Setup of job 9115:
==> flow/design.v (excerpt) <==
module cordic (
    input clk,
    input rst_n,
    input start,
    input [15:0] angle,
    output reg [15:0] cos,
    output reg [15:0] sin
);
    reg [15:0] sampled_angle;
    reg [15:0] inner_angle;
    reg working;
    reg [3:0] state;
    wire [15:0] ei_radian;
    wire [15:0] tanei;
    wire [15:0] new_inner_angle;
    wire [15:0] new_sin;
    wire [15:0] new_cos;
    wire neg;
    always@(posedge clk or negedge rst_n) begin
        if (!rst_n == 1'b1) begin
            sampled_angle <= 16'b0;
        end
        else begin
            if (start == 1'b1) begin
                sampled_angle <= angle;
            end
            else begin
                sampled_angle <= sampled_angle;
            end
        end
    end
    always@(posedge clk or negedge rst_n) begin
        if (!rst_n == 1'b1) begin
            inner_angle <= 16'b0;
        end
        else begin
            if (start == 1'b1) begin
                inner_angle <= 16'b0;
            end
            else begin
                inner_angle <= new_inner_angle;
            end
        end
    end
    always@(posedge clk or negedge rst_n) begin
        if (!rst_n == 1'b1) begin
            working <= 1'b0;
        end
        else begin
            if (start == 1'b1) begin
  ...
Settings: LEC_CHECK=0, ABC_AREA=1, CAP_MARGIN=15, CELL_PAD_IN_SITES_DETAIL_PLACEMENT=0, CORE_ASPECT_RATIO=1.0, CORE_MARGIN=2, CORE_UTILIZATION=72, CTS_CLUSTER_DIAMETER=254, CTS_CLUSTER_SIZE=72, GPL_ROUTABILITY_DRIVEN=1, HOLD_SLACK_MARGIN=0.29, MAX_ROUTING_LAYER=met5, MIN_ROUTING_LAYER=met1, PLACE_DENSITY_LB_ADDON=0.0, SETUP_SLACK_MARGIN=1.16, SLEW_MARGIN=25; clock period 11.3 ns.
run.sh (not shown) runs the stock make flow with config.mk's settings and CLKGATE_MAP_FILE=.
Although it ran to completion, job 9115 produced a layout that fails the final checks because of setup timing.
## Diff of input files: job 7631 against job 9115
Settings: PLACE_DENSITY_LB_ADDON no longer set, was 0.0; HOLD_SLACK_MARGIN no longer set, was 0.29; CTS_CLUSTER_DIAMETER now 197, was 254; CTS_CLUSTER_SIZE no longer set, was 72; CORE_ASPECT_RATIO now 0.66, was 1.0; CORE_UTILIZATION now 58, was 72; ABC_AREA no longer set, was 1; the clock period (ns, I/O delays scaled along) now 9.71, was 11.3.
Results
What the final checks of job 7631 revealed, after a flow that finished every stage, was a layout that fails on setup timing.
Relative to job 9115, combinational power has increased by about 17% in job 7631.
In the final design statistics, job 7631 uses fewer standard cells in total than job 9115.
[compare] base=job 9115 new=job 7631: area share of and/or/nand/nor cells after synthesis +3.6 points, timing-limited maximum frequency neither gained nor lost much, die size grew by 31%, starting utilization of the core area -14 points.
What job 9115 reported for yosys-reported design area after synthesis has to be multiplied by 1.06 to get the figure for job 7631.
Looking at inverter tally of the final layout excluding the clock network, job 7631 sits below job 9115.
Job 9115 and job 7631 ended up with roughly the same total area of sequential cells.
Job 9115 → job 7631: portion of the clock cycle consumed by the worst path in the final layout increased 21 points; die extent in x went up 40%.
Here is what was changed in the inputs of job 7572 compared with job 7631.
Settings: GPL_ROUTABILITY_DRIVEN now 0, was 1; CORE_UTILIZATION now 46, was 58; PLACE_DENSITY_LB_ADDON now 0.06, previously not set; CTS_CLUSTER_SIZE now 96, previously not set; ABC_AREA now 1, previously not set; TNS_END_PERCENT now 20, previously not set; CORE_ASPECT_RATIO now 0.5, was 0.66; SLEW_MARGIN now 20, was 25; the clock period (ns, I/O delays scaled along) now 15.8, was 9.71.
Results
- Compared with job 7631, in job 7572 fraction of met2 tracks used by global routing now sits lower, arithmetic-cell share of the synthesized area counting full adders, half adders and majority gates increased by 3.1 points relative to the old numbers.
- Combinational power: job 7572 and job 7631 compared, lower one is job 7572
- The multi-input combinational cell area of job 7572 falls short of that of job 7631 by 13%.
- Going from job 7631 to job 7572, final setup violation count now sits lower, async set-reset flop share out of synthesis flat, yosys-reported design area after synthesis went down 970 sq um.
- Job 7572: PASS, flow complete, no timing, DRC or antenna violations

* * *

Starting RTL as in the previous note.
Settings: LEC_CHECK=0, CAP_MARGIN=20, CELL_PAD_IN_SITES_DETAIL_PLACEMENT=2, CELL_PAD_IN_SITES_GLOBAL_PLACEMENT=0, CORE_MARGIN=2, CORE_UTILIZATION=55, CTS_CLUSTER_DIAMETER=346, CTS_CLUSTER_SIZE=41, GPL_TIMING_DRIVEN=0, HOLD_SLACK_MARGIN=0.17, SETUP_SLACK_MARGIN=2.19, SLEW_MARGIN=20; clock period 17.1 ns.
The starting point ended with an error in 3_5_place_dp.
Edit:
Settings changed: CELL_PAD_IN_SITES_DETAIL_PLACEMENT 2 to unset, CELL_PAD_IN_SITES_GLOBAL_PLACEMENT 0 to unset, CORE_UTILIZATION 55 to 40, CTS_CLUSTER_DIAMETER 346 to unset, CTS_CLUSTER_SIZE 41 to unset, HOLD_SLACK_MARGIN 0.17 to unset.
Clock period 17.1 ns to 16.0 ns, I/O delays scaled along.
What happened: This time the run went through all stages and came out clean. Die area grows by 37%. Synthesized area is unchanged. Synthesized cell count stays the same.
Edit:
Settings changed: CAP_MARGIN 20 to 30, CORE_ASPECT_RATIO set to 1.45, GPL_ROUTABILITY_DRIVEN set to 0, HOLD_SLACK_MARGIN set to 0.11, MAX_ROUTING_LAYER set to met4, MIN_ROUTING_LAYER set to met2, SETUP_SLACK_MARGIN 2.19 to unset.
The new run finished clean.
Global-route usage goes up by 17 points.
Cell area is lower by 4.9%.
Clock skew drops by 10 ps.
Sequential share of layout area increases by 0.43 points.
Critical path depth fell by 5.
Total power falls by 0.60%.
Edit:
Settings changed: ABC_AREA set to 0, CAP_MARGIN 30 to 20, CORE_ASPECT_RATIO 1.45 to 0.5, CTS_CLUSTER_DIAMETER set to 160, CTS_CLUSTER_SIZE set to 99, GPL_ROUTABILITY_DRIVEN 0 to unset, GPL_TIMING_DRIVEN 0 to unset, HOLD_SLACK_MARGIN 0.11 to unset, MAX_ROUTING_LAYER met4 to unset, MIN_ROUTING_LAYER met2 to unset, SETUP_SLACK_MARGIN set to -0.16, TNS_END_PERCENT set to 100.
Result:
- The changed run finished with timing, DRC and antenna clean
- global-route usage is lower by 23 points
- routed wire length is lower by 31%
- setup slack improved by 160 ps
- fmax goes up by 1.0%
- clock-buffer cell count is unchanged
- synthesized area is unchanged
- die size hardly moves
- register-to-register slack gets better by 160 ps
- sequential share of layout area rises by 0.44 points
- via count decreases by 34%
Edit:
Settings changed: ABC_AREA 0 to unset, CORE_ASPECT_RATIO 0.5 to unset, CTS_CLUSTER_DIAMETER 160 to unset, CTS_CLUSTER_SIZE 99 to unset, SETUP_SLACK_MARGIN -0.16 to unset, TNS_END_PERCENT 100 to unset.
Clock period 16.0 ns to 18.9 ns, I/O delays scaled along.
Worst hold slack gains 14 ps.
Power drops by about a fifth.
Clock power drops by roughly a tenth.
Clock-buffer cell count does not change.
Via count drops slightly.
Cell area drops slightly.
Routed wire length drops by a few percent.
Core utilization is about the same.
Combinational power drops by about a fifth.
Synthesized cell count does not change.
Critical path depth climbs by 1.
Edit:
Clock period 18.9 ns to 15.5 ns, I/O delays scaled along.
=>
- total power rose by about 28%
- first-iteration DRC count fell by 2.5%
- clock-buffer cell count is unchanged
- wire length rose by 5.2%
- worst hold slack is worse by 6.0 ps
- global-route usage rose by 0.45 points
- worst setup slack is worse by 2200 ps
- combinational power rose by about 32%
- register-to-register slack is worse by 2200 ps
- die size is unchanged

* * *

Setup of JK:
The RTL this note starts from:
==> flow/design.v <==
module fa(
    input a,
    input b,
    input cin,
    output s,
    output cout
);
    assign s = a ^ b  ^ cin;
    assign cout = (a & b) ^ (cin & (a ^ b));
endmodule
module ha(
    input a,
    input b,
    output s,
    output cout
);
    assign s = a ^ b;
    assign cout = a & b;
endmodule
module basic_unit_ha_and(
    input in_x,
    input in_a,
    input in_b,
    output s,
    output cout
);
    wire in_y;
    assign in_y = in_a & in_b;
    assign s = in_x ^ in_y;
    assign cout = in_x & in_y;
endmodule
module basic_unit_fa_and(
    input in_x,
    input in_a,
    input in_b,
    input cin,
    output s,
    output cout
);
    wire in_y;
    assign in_y = in_a & in_b;
    assign s = in_x ^ in_y ^ cin;
    assign cout = (in_x & in_y) ^ (cin & (in_x ^ in_y));
endmodule
module adder_16bit(
    input   [15:0] a,
    input   [15:0] b,
    output  [15:0] out
);
    wire [15:0] s;
    wire [15:0] cout;
    ha i_ha_0 (.a(a[0]), .b(b[0]), .s(s[0]), .cout(cout[0]));
    generate 
        genvar i_adder;
        for(i_adder=1; i_adder<16; i_adder=i_adder+1) begin: adder_for_bits
            fa i_fa (.a(a[i_adder]), .b(b[i_adder]), .cin(cout[i_adder-1]), .s(s[i_adder]), .cout(cout[i_adder]));
        end
    endgenerate
    assign out[15:0] = s[15:0];
endmodule
module lut(
    input [3:0] index,
    output reg [15:0] ei_radian,
    output reg [15:0] tanei
);
    always@(*)
    begin
        case(index)
        4'b0000: begin
            ei_radian = 16'b0000000000000000;
            tanei = 16'h0000;
        end
        4'b0001: begin
            ei_radian = 16'b0110010010000111;
            tanei = 16'h8000;
        end
        4'b0010: begin
            ei_radian = 16'b0011101101011000;
            tanei = 16'h4000;
        end
        4'b0011: begin
            ei_radian = 16'b0001111101011011;
            tanei = 16'h2000;
        end
        4'b0100: begin
            ei_radian = 16'b0000111111101010;
            tanei = 16'h1000;
        end
        4'b0101: begin
            ei_radian = 16'b0000011111111101;
            tanei = 16'h0800;
        end
        4'b0110: begin
            ei_radian = 16'b0000001111111111;
            tanei = 16'h0400;
        end
        4'b0111: begin
            ei_radian = 16'b0000000111111111;
            tanei = 16'h0200;
        end
        4'b1000: begin
            ei_radian = 16'b0000000011111111;
            tanei = 16'h0100;
        end
        4'b1001: begin
            ei_radian = 16'b0000000001111111;
            tanei = 16'h0080;
        end
        4'b1010: begin
            ei_radian = 16'b0000000000111111;
            tanei = 16'h0040;
        end
        4'b1011: begin
            ei_radian = 16'b0000000000011111;
            tanei = 16'h0020;
        end
        4'b1100: begin
            ei_radian = 16'b0000000000001111;
            tanei = 16'h0010;
        end
        4'b1101: begin
            ei_radian = 16'b0000000000000111;
            tanei = 16'h0008;
        end
        4'b1110: begin
            ei_radian = 16'b0000000000000011;
            tanei = 16'h0004;
        end
        4'b1110: begin
            ei_radian = 16'b0000000000000001;
            tanei = 16'h0002;
        end
        default: begin
            ei_radian = 16'b0000000000000000;
            tanei = 16'h0000;
        end
        endcase
    end
endmodule
module add_or_sub_unit(
    input neg,
    input [15:0] ei_radian,
    input [15:0] inner_angle,
    output [15:0] new_inner_angle
);
    wire [15:0] signed_ei_radian;
    assign signed_ei_radian = neg ? {{~{ei_radian}+1}} : ei_radian;
    adder_16bit i_adder_16b_0 (.a(signed_ei_radian), .b(inner_angle), .out(new_inner_angle));
endmodule
module unsigned_unit_first_line(
    input [15:0] in_a,
    input  in_b,
    output [15:0] s
);
    generate
        genvar i_and;
        for(i_and=0;i_and<16;i_and=i_and+1) begin: unsigned_unit_second_line_generate
            assign s[i_and] = in_a[i_and] & in_b;
        end
    endgenerate
endmodule
module unsigned_unit_second_line(
    input [15:0] in_x,
    input [15:0] in_a,
    input  in_b,
    output [15:0] s,
    output [15:0] cout
);
    generate
        genvar i_buh;
        for(i_buh=0;i_buh<16;i_buh=i_buh+1) begin: unsigned_unit_second_line_generate
            basic_unit_ha_and   i_buha  (.in_x(in_x[i_buh]), .in_a(in_a[i_buh]), .in_b(in_b), .s(s[i_buh]), .cout(cout[i_buh]));
        end
    endgenerate
endmodule
module unsigned_unit_line(
    input [15:0] in_x,
    input [15:0] in_a,
    input  in_b,
    input [15:0] cin,
    output [15:0] s,
    output [15:0] cout
);
    generate
        genvar i_buf;
        for(i_buf=0;i_buf<16;i_buf=i_buf+1) begin: unsigned_unit_second_line_generate
            basic_unit_fa_and   i_bufa  (.in_x(in_x[i_buf]), .in_a(in_a[i_buf]), .in_b(in_b), .cin(cin[i_buf]), .s(s[i_buf]), .cout(cout[i_buf]));
        end
    endgenerate
endmodule
module multiply_and_add_unit(
    input [15:0] in,
    input [15:0] a,
    input [15:0] b,
    input neg,
    output [15:0] out
);
    wire [15:0] s_line [15:0];
    wire [15:0] cout_line [15:1];
    unsigned_unit_first_line    i_bul_0 (.in_a(a), .in_b(b[0]), .s(s_line[0]));
    unsigned_unit_second_line   i_bul_1 (.in_x({1'b0, s_line[0][15:1]}), .in_a(a), .in_b(b[1]), .s(s_line[1]), .cout(cout_line[1]));
    unsigned_unit_line          i_bul_2 (.in_x({1'b0, s_line[1][15:1]}), .in_a(a), .in_b(b[2]), .cin(cout_line[1]), .s(s_line[2]), .cout(cout_line[2]));
    generate
        genvar i_bul_mac;
        for(i_bul_mac=2;i_bul_mac<16;i_bul_mac=i_bul_mac+1) begin: unsigned_unit_line_generate
            unsigned_unit_line  i_bul_mac_unit (.in_x({1'b0, s_line[i_bul_mac-1][15:1]}), .in_a(a), .in_b(b[i_bul_mac]), .cin(cout_line[i_bul_mac-1]), .s(s_line[i_bul_mac]), .cout(cout_line[i_bul_mac]));
        end
    endgenerate
    wire [31:0] product_32b;
    generate
        genvar i_s;
        for(i_s=0;i_s<16;i_s=i_s+1) begin: unsigned_output_low_generate
            assign product_32b[i_s] = s_line[i_s][0];
        end
    endgenerate
    adder_16bit i_adder_16b_0 (.a({s_line[15][15:0]}), .b(cout_line[15]), .out(product_32b[31:16]));
    wire [15:0] pos_or_neg;
    assign pos_or_neg = neg ? {{~{product_32b[31:16]}+1}} : {product_32b[31:16]};
    adder_16bit i_adder_16b_1 (.a(in), .b(pos_or_neg), .out(out));
endmodule
module cordic (
    input clk,
    input rst_n,
    input start,
    input [15:0] angle,
    output reg [15:0] cos,
    output reg [15:0] sin
);
    reg [15:0] sampled_angle;
    reg [15:0] inner_angle;
    reg working;
    reg [3:0] state;
    wire [15:0] ei_radian;
    wire [15:0] tanei;
    wire [15:0] new_inner_angle;
    wire [15:0] new_sin;
    wire [15:0] new_cos;
    wire neg;
    always@(posedge clk or negedge rst_n) begin
        if (!rst_n == 1'b1) begin
            sampled_angle <= 16'b0;
        end
        else begin
            if (start == 1'b1) begin
                sampled_angle <= angle;
            end
            else begin
                sampled_angle <= sampled_angle;
            end
        end
    end
    always@(posedge clk or negedge rst_n) begin
        if (!rst_n == 1'b1) begin
            inner_angle <= 16'b0;
        end
        else begin
            if (start == 1'b1) begin
                inner_angle <= 16'b0;
            end
            else begin
                inner_angle <= new_inner_angle;
            end
        end
    end
    always@(posedge clk or negedge rst_n) begin
        if (!rst_n == 1'b1) begin
            working <= 1'b0;
        end
        else begin
            if (start == 1'b1) begin
                working <= 1'b1;
            end
            else begin
                if (state == 4'b1111) begin
                    working <= 1'b0;
                end
                else begin
                    working <= working;
                end
            end
        end
    end
    always@(posedge clk or negedge rst_n) begin
        if (!rst_n == 1'b1) begin
            state <= 4'b0;
        end
        else begin
            if (start == 1'b1) begin
                state <= 4'b0;
            end
            else begin
                if (working == 1'b0) begin
                    state <= 4'b0;
                end
                else begin
                    state <= state + 1;
                end
            end
        end
    end
    always@(posedge clk or negedge rst_n) begin
        if (!rst_n == 1'b1) begin
            sin <= 16'b0;
        end
        else begin
            if (start == 1'b1) begin
                sin <= 16'b0;
            end
            else begin
                if (working == 1'b0) begin
                    sin <= sin;
                end
                else begin
                    sin <= new_sin;
                end
            end
        end
    end
    always@(posedge clk or negedge rst_n) begin
        if (!rst_n == 1'b1) begin
            cos <= 16'b0;
        end
        else begin
            if (start == 1'b1) begin
                cos <= 16'b0100110110111010;
            end
            else begin
                if (working == 1'b0) begin
                    cos <= cos;
                end
                else begin
                    cos <= new_cos;
                end
            end
        end
    end
    lut i_lut_0 (.index(state), .ei_radian(ei_radian),  .tanei(tanei));
    assign neg = (inner_angle <= sampled_angle) ? 0 : 1;
    add_or_sub_unit i_aoru (.neg(neg), .ei_radian(ei_radian), .inner_angle(inner_angle), .new_inner_angle(new_inner_angle));
    multiply_and_add_unit i_mac_cos (.in(cos), .a(tanei), .b(sin), .neg(~neg), .out(new_cos));
    multiply_and_add_unit i_mac_sin (.in(sin), .a(tanei), .b(cos), .neg(neg), .out(new_sin));
endmodule
export LEC_CHECK = 0
export ABC_AREA = 0
export CAP_MARGIN = 15
export CELL_PAD_IN_SITES_DETAIL_PLACEMENT = 0
export CORE_ASPECT_RATIO = 0.5
export CORE_MARGIN = 8
export CORE_UTILIZATION = 46
export CTS_CLUSTER_DIAMETER = 197
export CTS_CLUSTER_SIZE = 98
export GPL_ROUTABILITY_DRIVEN = 0
export MAX_ROUTING_LAYER = met5
export MIN_ROUTING_LAYER = met1
export PLACE_DENSITY_LB_ADDON = 0.06
export SETUP_SLACK_MARGIN = -0.45
export SLEW_MARGIN = 20
export TNS_END_PERCENT = 40
create_clock -name core_clock -period 15.8 [get_ports {clk}]
Edits applied to the flow inputs when going from JK to MS:
- clearing CELL_PAD_IN_SITES_DETAIL_PLACEMENT, which used to be 0
- clearing CTS_CLUSTER_SIZE, which used to be 98
- clearing CORE_ASPECT_RATIO, which used to be 0.5
- swapping 15 for 20 in CAP_MARGIN
- swapping 46 for 53 in CORE_UTILIZATION
- swapping 8 for 2 in CORE_MARGIN
- clearing GPL_ROUTABILITY_DRIVEN, which used to be 0
- clearing SETUP_SLACK_MARGIN, which used to be -0.45
- clearing MIN_ROUTING_LAYER, which used to be met1
- clearing ABC_AREA, which used to be 0
- clearing CTS_CLUSTER_DIAMETER, which used to be 197
- clearing MAX_ROUTING_LAYER, which used to be met5
- clearing PLACE_DENSITY_LB_ADDON, which used to be 0.06
- clearing TNS_END_PERCENT, which used to be 40
- swapping 15.8 for 12.9 in the clock period (ns, I/O delays scaled along)
Layout checks on MS: not met. Flow itself completed; violations: negative setup slack. For the growth of design area from synthesis to finish, MS came in 9.5 points higher than JK did. MS: proportion of power drawn by flip-flops and latches is 3.8 points lower than what JK reported. Relative to JK, transition at the pin with the smallest max-transition slack has gone down in MS. On final worst-path setup slack: MS sits below JK. MS vs JK: post-detailed-placement half-perimeter wirelength down. Looking only at sequential share of layout area, and setting everything else aside, the higher value of JK and MS goes to JK. Wire length of the first global-routing pass ended up 770 um higher on MS than on JK. Die height: MS > JK. Design area, JK and MS: lower on JK. Data arrival time of the critical path: JK and MS compared, lower one is MS.
Edits applied to the flow inputs when going from MS to AL:
- CORE_UTILIZATION changed from 53 to 18
- the clock period (ns, I/O delays scaled along) changed from 12.9 to 15.5
Notes after the runs:
Per the final summary, AL finished and its layout is clean on timing, DRC and antenna.
Summary: with MS as the reference, number of global-route vias before repair in AL moved down by a few percent.
Wire: AL routes less than MS
Summary of AL over MS: maximum frequency lower, worst slew margin relative to its limit higher.
Taking MS as the reference point, the floorplan utilization of AL falls by 36 points.
Input-level comparison between TR and AL:
- ABC_AREA now 1, previously not set
- CTS_CLUSTER_SIZE now 97, previously not set
- CORE_UTILIZATION now 62, was 18
- the clock period (ns, I/O delays scaled along) now 9.23, was 15.5
Results
TR had finished all stages when the layout checks came back failing, citing negative setup slack. The flow did not stop early for AL: all stages ran, and the layout cleared the timing, design-rule and antenna checks. TR ends up with a proportion of power drawn by combinational gates that is 10 points higher than in AL. Looking at post-synthesis compound-gate area fraction across AL and TR, the one that comes out lower is TR. Going from AL to TR, non-filler instance count after layout fell by 622; transition time of the tightest slew-check pin rose by 0.11 ns.
No activity file was given, so power comes from the tool's default toggle rates.
